## run 1
## DMAC
module DMAC #(
    parameter AXI_ID_WD   = 2,
    parameter AXI_DATA_WD = 32,
    parameter AXI_ADDR_WD = 32,
    parameter AXI_STRB_WD = 4
)(
    input                      AXI_ACLK,
    input                      AXI_ARESETN,    
    input                      cmd_valid,
    input  [AXI_ADDR_WD-1 : 0] cmd_addr,
    input  [AXI_ID_WD-1   : 0] cmd_id,
    input  [1 : 0]             cmd_burst,
    input  [2 : 0]             cmd_size,
    input  [AXI_ADDR_WD-1 : 0] cmd_len,
    output                     cmd_ready,
    output                     cmd_abort,
    output [AXI_ADDR_WD-1 : 0] AXI_AWADDR,
    output [AXI_ID_WD-1   : 0] AXI_AWID,
    output [1 : 0]             AXI_AWBURST,
    output [2 : 0]             AXI_AWSIZE,
    output [7 : 0]             AXI_AWLEN,
    output                     AXI_AWVALID,
    input                      AXI_AWREADY,
    output [AXI_DATA_WD-1 : 0] AXI_WDATA,
    output [AXI_STRB_WD-1 : 0] AXI_WSTRB,
    output                     AXI_WLAST,
    output                     AXI_WVALID,
    input                      AXI_WREADY,
    input  [AXI_ID_WD-1   : 0] AXI_BID,
    input  [1 : 0]             AXI_BRESP,
    input                      AXI_BVALID,
    output                     AXI_BREADY,
    output [AXI_ADDR_WD-1 : 0] AXI_ARADDR,
    output [AXI_ID_WD-1   : 0] AXI_ARID,
    output [1 : 0]             AXI_ARBURST,
    output [2 : 0]             AXI_ARSIZE,
    output [7 : 0]             AXI_ARLEN,
    output                     AXI_ARVALID,
    input                      AXI_ARREADY,
    input  [AXI_DATA_WD-1 : 0] AXI_RDATA,
    input                      AXI_RLAST,
    input  [AXI_ID_WD-1   : 0] AXI_RID,
    input  [1 : 0]             AXI_RRESP,
    input                      AXI_RVALID,
    output                     AXI_RREADY
);
Settings: LEC_CHECK=0, ABC_AREA=0, CAP_MARGIN=0, CORE_MARGIN=2, CORE_UTILIZATION=72, CTS_CLUSTER_DIAMETER=43, CTS_CLUSTER_SIZE=58, MAX_ROUTING_LAYER=met5, MIN_ROUTING_LAYER=met1, PLACE_DENSITY_LB_ADDON=0.25, SETUP_SLACK_MARGIN=0.51, SLEW_MARGIN=20, TNS_END_PERCENT=80; clock period 3.34 ns.
run.sh (not shown) runs the stock make flow with config.mk's settings and CLKGATE_MAP_FILE=.
Run 1 did not finish: a tool error stopped it during 5_1_grt.
What run 2 does differently from run 1 at the input level:
# run 1
export LEC_CHECK = 0
export ABC_AREA = 0
export CAP_MARGIN = 0
export CORE_MARGIN = 2
export CORE_UTILIZATION = 72
export CTS_CLUSTER_DIAMETER = 43
export CTS_CLUSTER_SIZE = 58
export MAX_ROUTING_LAYER = met5
export MIN_ROUTING_LAYER = met1
export PLACE_DENSITY_LB_ADDON = 0.25
export SETUP_SLACK_MARGIN = 0.51
export SLEW_MARGIN = 20
export TNS_END_PERCENT = 80
create_clock -name core_clock -period 3.34 [get_ports {AXI_ACLK}]
# run 2
export LEC_CHECK = 0
export CAP_MARGIN = 20
export CORE_MARGIN = 2
export CORE_UTILIZATION = 72
export SLEW_MARGIN = 20
create_clock -name core_clock -period 4.73 [get_ports {AXI_ACLK}]
### Flow results
The total placed cells including tap cells of run 2 falls short of that of run 1 by 68.
The post-CTS resize count of run 2 is lower than that of run 1.
Run 2: PASS, flow complete, no timing, DRC or antenna violations
Chip area line of the yosys report came out exactly the same in run 2 and run 1.
Per the comparison of run 2 with run 1, fraction of the core area occupied by cells at floorplan held steady, netlist area before placement closely matched the old numbers.
Compare run 2 and run 1 | detailed placement HPWL higher: run 1
### run 2 -> run 3
# run 2
export LEC_CHECK = 0
export CAP_MARGIN = 20
export CORE_MARGIN = 2
export CORE_UTILIZATION = 72
export SLEW_MARGIN = 20
create_clock -name core_clock -period 4.73 [get_ports {AXI_ACLK}]
# run 3
export LEC_CHECK = 0
export CAP_MARGIN = 20
export CORE_MARGIN = 2
export CORE_UTILIZATION = 65
export SLEW_MARGIN = 20
create_clock -name core_clock -period 3.47 [get_ports {AXI_ACLK}]
--- outcome ---
The sole clean run among run 3 and run 2 is run 2.
Footprint of the flip-flops and latches: run 3 vs run 2 — no meaningful difference
Max met2 routed wirelength across run 3 and run 2: run 2
When run 3 is measured against run 2, its setup slack turns out 0.45 ns lower.
> inputs changed (run 3 -> run 4)
# run 3
export LEC_CHECK = 0
export CAP_MARGIN = 20
export CORE_MARGIN = 2
export CORE_UTILIZATION = 65
export SLEW_MARGIN = 20
create_clock -name core_clock -period 3.47 [get_ports {AXI_ACLK}]
# run 4
export LEC_CHECK = 0
export CAP_MARGIN = 20
export CORE_MARGIN = 2
export CORE_UTILIZATION = 63
export CTS_CLUSTER_SIZE = 93
export SLEW_MARGIN = 20
create_clock -name core_clock -period 5.63 [get_ports {AXI_ACLK}]
Findings:
- Run 4 finished all stages; the layout is clean.
- Global router's overall resource usage: run 4 vs run 3 down 2.1 points
- Diff run 4 and run 3: core utilization before placement higher in run 3
- Delay of the slowest cell on the worst path: run 4 < run 3
The following lists how run 5 was set up differently from run 4:
# run 4
export LEC_CHECK = 0
export CAP_MARGIN = 20
export CORE_MARGIN = 2
export CORE_UTILIZATION = 63
export CTS_CLUSTER_SIZE = 93
export SLEW_MARGIN = 20
create_clock -name core_clock -period 5.63 [get_ports {AXI_ACLK}]
# run 5
export LEC_CHECK = 0
export CAP_MARGIN = 20
export CORE_MARGIN = 2
export CORE_UTILIZATION = 68
export CTS_CLUSTER_SIZE = 37
export SLEW_MARGIN = 20
create_clock -name core_clock -period 2.63 [get_ports {AXI_ACLK}]
Run 5 | ERROR | 5_1_grt. Changes observed in run 5 relative to run 4: detailed placer's ending HPWL +about 17%, overall die width -about 3.7%, total number of placement rows -3.
[inputs] run 6 vs run 5
# run 5
export LEC_CHECK = 0
export CAP_MARGIN = 20
export CORE_MARGIN = 2
export CORE_UTILIZATION = 68
export CTS_CLUSTER_SIZE = 37
export SLEW_MARGIN = 20
create_clock -name core_clock -period 2.63 [get_ports {AXI_ACLK}]
# run 6
export LEC_CHECK = 0
export ABC_AREA = 1
export CAP_MARGIN = 20
export CORE_MARGIN = 2
export CORE_UTILIZATION = 72
export CTS_CLUSTER_DIAMETER = 358
export CTS_CLUSTER_SIZE = 95
export PLACE_DENSITY = 0.37
export SLEW_MARGIN = 20
export TNS_END_PERCENT = 15
create_clock -name core_clock -period 2.63 [get_ports {AXI_ACLK}]
## What came out
Run 6 did not finish; a tool error ended it in 5_1_grt.
What run 5 reported for count of instantiated cells in the yosys netlist has to be multiplied by 1.5 to get the figure for run 6.
Run 5 → run 6: adder and majority cell fraction of the synthesized area fell by 0.52 points; simple-gate share of the synthesized area rose by 8.9 points.
In the flow results for run 6 and run 5, the number of cell rows is larger on run 6.
| number of distinct library cells after synthesis | run 6 vs run 5 | about 20% lower |
Diff run 5 -> run 6: total cell area at the placement stage went up, core region area picked up an extra 6.0%.
Looking at final weighted congestion in routability-driven placement, run 6 sits above run 5.
Going from run 5 to run 6, maximum level of the CTS H-tree -1; synthesized netlist cell count +866.

---

## fjord
Starting RTL as in the previous note.
==> flow/design.v (excerpt) <==
module DMAC #(
    parameter AXI_ID_WD   = 2,
    parameter AXI_DATA_WD = 32,
    parameter AXI_ADDR_WD = 32,
    parameter AXI_STRB_WD = 4
)(
    input                      AXI_ACLK,
    input                      AXI_ARESETN,    
    input                      cmd_valid,
    input  [AXI_ADDR_WD-1 : 0] cmd_addr,
    input  [AXI_ID_WD-1   : 0] cmd_id,
    input  [1 : 0]             cmd_burst,
    input  [2 : 0]             cmd_size,
    input  [AXI_ADDR_WD-1 : 0] cmd_len,
    output                     cmd_ready,
    output                     cmd_abort,
    output [AXI_ADDR_WD-1 : 0] AXI_AWADDR,
    output [AXI_ID_WD-1   : 0] AXI_AWID,
    output [1 : 0]             AXI_AWBURST,
    output [2 : 0]             AXI_AWSIZE,
    output [7 : 0]             AXI_AWLEN,
    output                     AXI_AWVALID,
    input                      AXI_AWREADY,
    output [AXI_DATA_WD-1 : 0] AXI_WDATA,
    output [AXI_STRB_WD-1 : 0] AXI_WSTRB,
    output                     AXI_WLAST,
    output                     AXI_WVALID,
    input                      AXI_WREADY,
    input  [AXI_ID_WD-1   : 0] AXI_BID,
    input  [1 : 0]             AXI_BRESP,
    input                      AXI_BVALID,
    output                     AXI_BREADY,
    output [AXI_ADDR_WD-1 : 0] AXI_ARADDR,
    output [AXI_ID_WD-1   : 0] AXI_ARID,
    output [1 : 0]             AXI_ARBURST,
    output [2 : 0]             AXI_ARSIZE,
    output [7 : 0]             AXI_ARLEN,
    output                     AXI_ARVALID,
    input                      AXI_ARREADY,
    input  [AXI_DATA_WD-1 : 0] AXI_RDATA,
    input                      AXI_RLAST,
    input  [AXI_ID_WD-1   : 0] AXI_RID,
    input  [1 : 0]             AXI_RRESP,
    input                      AXI_RVALID,
    output                     AXI_RREADY
);
clock: 3.35 ns
lec_check: 0
cap_margin: 20
core_margin: 2
core_utilization: 70
cts_cluster_size: 37
hold_slack_margin: 0.29
setup_slack_margin: 0.93
slew_margin: 20
fjord terminated abnormally: 5_1_grt reported DPL-0038.
The following lists how pepper was set up differently from fjord:
- CTS_CLUSTER_SIZE: 37 -> unset
- CORE_UTILIZATION: 70 -> 14
- HOLD_SLACK_MARGIN: 0.29 -> unset
- SETUP_SLACK_MARGIN: 0.93 -> unset
- the clock period (ns, I/O delays scaled along): 3.35 -> 9.12
Findings:
- pepper went all the way through the flow, and no timing, DRC or antenna check failed.
- Re total cell area reported by yosys after synthesis: no difference whatsoever between pepper and fjord.
- fjord has lower number of rows created at floorplan than pepper.
- From fjord to pepper, synthesized netlist cell count did not move at all.
- Cmp fjord and pepper / detailed placement HPWL / lower: fjord
- [compare] base=fjord new=pepper: area of the core region grew by 100000 um^2; standard cell area after detailed placement rose by 870 um^2; number of cells in the yosys synthesis report now sits at about the same level.
The inputs of tundra differ from those of pepper as listed below.
- CORE_UTILIZATION changed from 14 to 40
- the clock period (ns, I/O delays scaled along) changed from 9.12 to 4.73
### Flow results
pepper → tundra: final weighted congestion of routability-driven global placement +5.1%; number of antenna repair diodes -2.
NOTE: die area in tundra falls short of that of pepper
In the flow results for tundra and pepper, the critical path depth is larger on pepper.
tundra ends up with lower first-pass GRT wire length than pepper does.
From pepper to tundra, post-synthesis cell type count did not move at all.
Changes observed in tundra relative to pepper: slack of the critical path now sits lower; count of clock-buffer cells in the layout up 2.
Looking at critical setup path kind, the input port to flip-flop result is from pepper; the flip-flop to flip-flop one comes from tundra.
Input changes introduced in onyx (baseline for comparison: tundra):
- a change of CORE_UTILIZATION from 40 to 59
- a change of the clock period (ns, I/O delays scaled along) from 4.73 to 4.51
## What came out
Reported for onyx and tundra, post-synthesis share of cell area spent on and, or, nand and nor gates turned out identical to the last digit.
Final critical path time including I/O delays and setup ends up higher on tundra.
Looking at total half-perimeter wirelength after legalization and detailed placement, onyx sits below tundra.
onyx ended up with a lower hold slack than tundra did.
onyx ends up with lower wire length reported by the detailed router than tundra does.
Comparing onyx and tundra, the lower first-pass GRT wire length is on onyx.

---

## the reference run
DMAC again, from the RTL that the note above started with.
==> flow/config.mk <==
export PLATFORM = sky130hd
export DESIGN_NAME = DMAC
export DESIGN_NICKNAME = DMAC
export VERILOG_FILES = /design/flow/design.v
export SDC_FILE = /design/flow/constraint.sdc
export NUM_CORES = 4
export LEC_CHECK = 0
export CAP_MARGIN = 20
export CORE_MARGIN = 2
export CORE_UTILIZATION = 70
export CTS_CLUSTER_SIZE = 35
export HOLD_SLACK_MARGIN = 0.3
export SETUP_SLACK_MARGIN = -0.3
export SLEW_MARGIN = 20
export TNS_END_PERCENT = 5
==> flow/constraint.sdc <==
create_clock -name core_clock -period 2.94 [get_ports {AXI_ACLK}]
set_input_delay 0.5880 -clock core_clock [delete_from_list [all_inputs] [get_ports {AXI_ACLK}]]
set_output_delay 0.5880 -clock core_clock [all_outputs]
set_load 0.01 [all_outputs]
Ran to the end and failed final checks on setup timing: the reference run.
Modified inputs, the trial run compared to the reference run
- removing HOLD_SLACK_MARGIN (formerly 0.3)
- removing TNS_END_PERCENT (formerly 5)
- removing SETUP_SLACK_MARGIN (formerly -0.3)
- removing CTS_CLUSTER_SIZE (formerly 35)
- changing CORE_UTILIZATION from 70 to 40
- changing the clock period (ns, I/O delays scaled along) from 2.94 to 3.97
The trial run finished all stages; the layout is clean. Number of ordinary and repair buffers in the finished layout in the trial run is 174 lower than in the reference run. Final total negative setup slack: the trial run > the reference run. The cell with the largest stage delay on the worst path comes out sky130_fd_sc_hd__dfxtp_1 in one run and sky130_fd_sc_hd__nor4b_4 in the other, namely in the trial run and the reference run respectively. Summary: with the reference run as the reference, number of well taps in the trial run moved up by more than half. The trial run vs. the reference run: count of clock buffers in the final design shows an increase of 17%, final net count decreased 6.9%, met2 track demand over resource went down, first-pass GRT wire length shrank by about 14%, arrival time of data at the critical path endpoint went up 0.04 ns. Taking the trial run as 1.0, the reference run lands at 1.3 on clock power.

---

Setup of P:
DMAC again, from the RTL that the note above started with.
Settings: LEC_CHECK=0, ABC_AREA=1, CAP_MARGIN=0, CELL_PAD_IN_SITES_GLOBAL_PLACEMENT=1, CORE_MARGIN=2, CORE_UTILIZATION=72, CTS_CLUSTER_DIAMETER=368, CTS_CLUSTER_SIZE=77, MAX_ROUTING_LAYER=met5, MIN_ROUTING_LAYER=met1, PLACE_DENSITY_LB_ADDON=0.0, SETUP_SLACK_MARGIN=0.19, SLEW_MARGIN=20, TNS_END_PERCENT=80; clock period 1.64 ns.
P | ERROR | 3_1_place_gp_skip_io
### P -> Q
# P
export LEC_CHECK = 0
export ABC_AREA = 1
export CAP_MARGIN = 0
export CELL_PAD_IN_SITES_GLOBAL_PLACEMENT = 1
export CORE_MARGIN = 2
export CORE_UTILIZATION = 72
export CTS_CLUSTER_DIAMETER = 368
export CTS_CLUSTER_SIZE = 77
export MAX_ROUTING_LAYER = met5
export MIN_ROUTING_LAYER = met1
export PLACE_DENSITY_LB_ADDON = 0.0
export SETUP_SLACK_MARGIN = 0.19
export SLEW_MARGIN = 20
export TNS_END_PERCENT = 80
create_clock -name core_clock -period 1.64 [get_ports {AXI_ACLK}]
# Q
export LEC_CHECK = 0
export CAP_MARGIN = 20
export CORE_MARGIN = 2
export CORE_UTILIZATION = 72
export CTS_CLUSTER_SIZE = 26
export PLACE_DENSITY_LB_ADDON = 0.0
export SETUP_SLACK_MARGIN = 1.37
export SLEW_MARGIN = 20
export TNS_END_PERCENT = 40
create_clock -name core_clock -period 5.6 [get_ports {AXI_ACLK}]
Between Q and P, die area is higher for P, Q comes in under that. In Q, the netlist area before placement came out 2100 sq um below the value in P. Every stage of the flow completed for Q, and the final layout passed the timing, DRC and antenna checks. Of Q and P, the run reporting the lower area of the core was Q. P -> Q: number of cell instances after yosys synthesis decreased by more than a quarter. Starting utilization of the core area in Q vs P: down 0.33 points. Number of distinct library cells after synthesis: Q vs P up 14. Higher instance count of the mapped netlist among Q and P: P. On fraction of synthesis flops using an asynchronous set or reset pin, Q and P are neck and neck.
--- input diff Q..R ---
# Q
export LEC_CHECK = 0
export CAP_MARGIN = 20
export CORE_MARGIN = 2
export CORE_UTILIZATION = 72
export CTS_CLUSTER_SIZE = 26
export PLACE_DENSITY_LB_ADDON = 0.0
export SETUP_SLACK_MARGIN = 1.37
export SLEW_MARGIN = 20
export TNS_END_PERCENT = 40
create_clock -name core_clock -period 5.6 [get_ports {AXI_ACLK}]
# R
export LEC_CHECK = 0
export CAP_MARGIN = 20
export CORE_MARGIN = 2
export CORE_UTILIZATION = 70
export CTS_CLUSTER_SIZE = 37
export SLEW_MARGIN = 20
create_clock -name core_clock -period 3.35 [get_ports {AXI_ACLK}]
==> comparison <==
Status R: flow complete, layout not clean - negative setup slack. Diff Q -> R: worst slew slack as a fraction of its limit has increased; sequential group power has increased; final estimated routing congestion in global placement has decreased; clock period minus worst slack has decreased.
--- input diff R..S ---
# R
export LEC_CHECK = 0
export CAP_MARGIN = 20
export CORE_MARGIN = 2
export CORE_UTILIZATION = 70
export CTS_CLUSTER_SIZE = 37
export SLEW_MARGIN = 20
create_clock -name core_clock -period 3.35 [get_ports {AXI_ACLK}]
# S
export LEC_CHECK = 0
export CAP_MARGIN = 20
export CORE_MARGIN = 2
export CORE_UTILIZATION = 68
export CTS_CLUSTER_SIZE = 37
export SLEW_MARGIN = 20
create_clock -name core_clock -period 2.94 [get_ports {AXI_ACLK}]
Findings:
- Complete run, failing final checks: S, reason negative setup slack.
- Setup slack: S less than R
- Of R and S, the run reporting the lower filler-free cell count of the finished design was R.
- Wire length on met2 delta for S relative to R: 3200 microns higher
- In S, the die size came out about 3% above the value in R.
- Diff R -> S: shortest period the worst path allows down 0.12 ns; cell total after placement up 84.
- Going from R to S, the number of diodes was found to have gone up by 1.
### S -> T
# S
export LEC_CHECK = 0
export CAP_MARGIN = 20
export CORE_MARGIN = 2
export CORE_UTILIZATION = 68
export CTS_CLUSTER_SIZE = 37
export SLEW_MARGIN = 20
create_clock -name core_clock -period 2.94 [get_ports {AXI_ACLK}]
# T
export LEC_CHECK = 0
export CAP_MARGIN = 20
export CORE_MARGIN = 2
export CORE_UTILIZATION = 70
export CTS_CLUSTER_SIZE = 37
export SETUP_SLACK_MARGIN = -0.26
export SLEW_MARGIN = 20
create_clock -name core_clock -period 2.63 [get_ports {AXI_ACLK}]
Notes after the runs:
T vs. S: floorplan die width went down by about 1.4%.
Of T and S, it is T that has the higher number of resized instances in the post-cts repair step.
For T, the flow was terminated by a tool error in 5_1_grt and produced no final design.
From S to T the numbers moved as follows: number of nets at floorplan has remained practically unchanged; placed wire-length estimate went up; die area saw a decrease; post-CTS repair timing setup buffer count now larger.
T ends up with higher routability congestion estimate from global placement than S does.
TritonCTS buffer count came out exactly the same in T and S.
The initial core utilization in T was higher than what S gave.
Power figures rest on the tool's default switching activity, not on a simulated workload.
